## CONV
module  CONV(
	input				clk,
	input				reset,
	output logic		busy,	
	input				ready,	
	output logic [13:0]	iaddr,
	input  		 [7:0]	idata,	
	output logic		ioe,
	output logic		wen_L0,
	output logic		oe_L0,
	output logic [13:0]	addr_L0,
	output logic [11:0] w_data_L0,
	input  		 [11:0] r_data_L0,
	output logic 		wen_L1,
	output logic		oe_L1,
	output logic [11:0]	addr_L1,
	output logic [11:0]	w_data_L1,
	input  		 [11:0]	r_data_L1,
	output logic		oe_weight,
	output logic [15:0]	addr_weight,
	input  logic signed  [7:0]  r_data_weight,
	output logic		wen_L2,
	output logic [3:0]	addr_L2,
	output logic [31:0]	w_data_L2
	);
Size in the first run: about 400 flip-flops, ~170 I/O pins, ~0.036 mm^2 of cells after synthesis.
export LEC_CHECK = 0
export CAP_MARGIN = 20
export CELL_PAD_IN_SITES_DETAIL_PLACEMENT = 1
export CELL_PAD_IN_SITES_GLOBAL_PLACEMENT = 1
export CORE_ASPECT_RATIO = 0.54
export CORE_MARGIN = 3
export CORE_UTILIZATION = 51
export CTS_CLUSTER_SIZE = 88
export GPL_ROUTABILITY_DRIVEN = 1
export GPL_TIMING_DRIVEN = 0
export MIN_ROUTING_LAYER = met2
export SLEW_MARGIN = 20
create_clock -name core_clock -period 13.0 [get_ports {clk}]
run.sh (not shown) runs the stock make flow with config.mk's settings and CLKGATE_MAP_FILE=.
The first run ended with an error in global routing on GRT-0116.
Then changed:
- CAP_MARGIN: 20 -> 5
- CELL_PAD_IN_SITES_DETAIL_PLACEMENT: 1 -> unset
- CELL_PAD_IN_SITES_GLOBAL_PLACEMENT: 1 -> unset
- CORE_ASPECT_RATIO: 0.54 -> unset
- CORE_MARGIN: 3 -> 2
- CORE_UTILIZATION: 51 -> 72
- CTS_CLUSTER_DIAMETER: unset -> 28
- CTS_CLUSTER_SIZE: 88 -> 35
- GPL_ROUTABILITY_DRIVEN: 1 -> unset
- GPL_TIMING_DRIVEN: 0 -> unset
- MAX_ROUTING_LAYER: unset -> met4
- MIN_ROUTING_LAYER: met2 -> unset
- SETUP_SLACK_MARGIN: unset -> 3.03
- clock period: 13.0 -> 10.8 ns (I/O delays scaled with it)
Outcome: The changed run aborted during global routing; die size falls by 30%; synthesized area stays the same; synthesized cell count stays the same.
Then changed:
- CAP_MARGIN: 5 -> 20
- CORE_UTILIZATION: 72 -> 44
- CTS_CLUSTER_DIAMETER: 28 -> unset
- CTS_CLUSTER_SIZE: 35 -> unset
- MAX_ROUTING_LAYER: met4 -> unset
- SETUP_SLACK_MARGIN: 3.03 -> unset
- clock period: 10.8 -> 7.23 ns (I/O delays scaled with it)
The new run finished but failed the layout checks on negative setup slack. Synthesized cell count does not change. Area after synthesis is unchanged. Die area came out higher by well over a third.
Then changed:
- CORE_UTILIZATION: 44 -> 40
- clock period: 7.23 -> 12.4 ns (I/O delays scaled with it)
- Now the flow produced a clean layout
- design area goes down by roughly a tenth
- hold slack loses 3.9 ps
- sequential share of layout area grows by 3.1 points
Then changed:
- ABC_AREA: unset -> 1
- CORE_ASPECT_RATIO: unset -> 0.69
- CORE_UTILIZATION: 40 -> 72
- CTS_CLUSTER_DIAMETER: unset -> 342
- CTS_CLUSTER_SIZE: unset -> 99
- PLACE_DENSITY: unset -> 0.38
- SETUP_SLACK_MARGIN: unset -> 2.01
- clock period: 12.4 -> 6.89 ns (I/O delays scaled with it)
After rerunning:
- Now the flow did not get past global routing on GRT-0232
- die area drops by 42%
- area after synthesis climbs by 4.0%
- synthesized cell count increases by 21%
Then changed:
- ABC_AREA: 1 -> unset
- CORE_ASPECT_RATIO: 0.69 -> unset
- CORE_UTILIZATION: 72 -> 54
- CTS_CLUSTER_DIAMETER: 342 -> unset
- CTS_CLUSTER_SIZE: 99 -> unset
- PLACE_DENSITY: 0.38 -> unset
- SETUP_SLACK_MARGIN: 2.01 -> unset
- clock period: 6.89 -> 12.4 ns (I/O delays scaled with it)
Now the flow finished with timing, DRC and antenna clean.
Synthesized cell count drops by 17%.
Die area grows by 28%.
Area after synthesis came out lower by 3.9%.
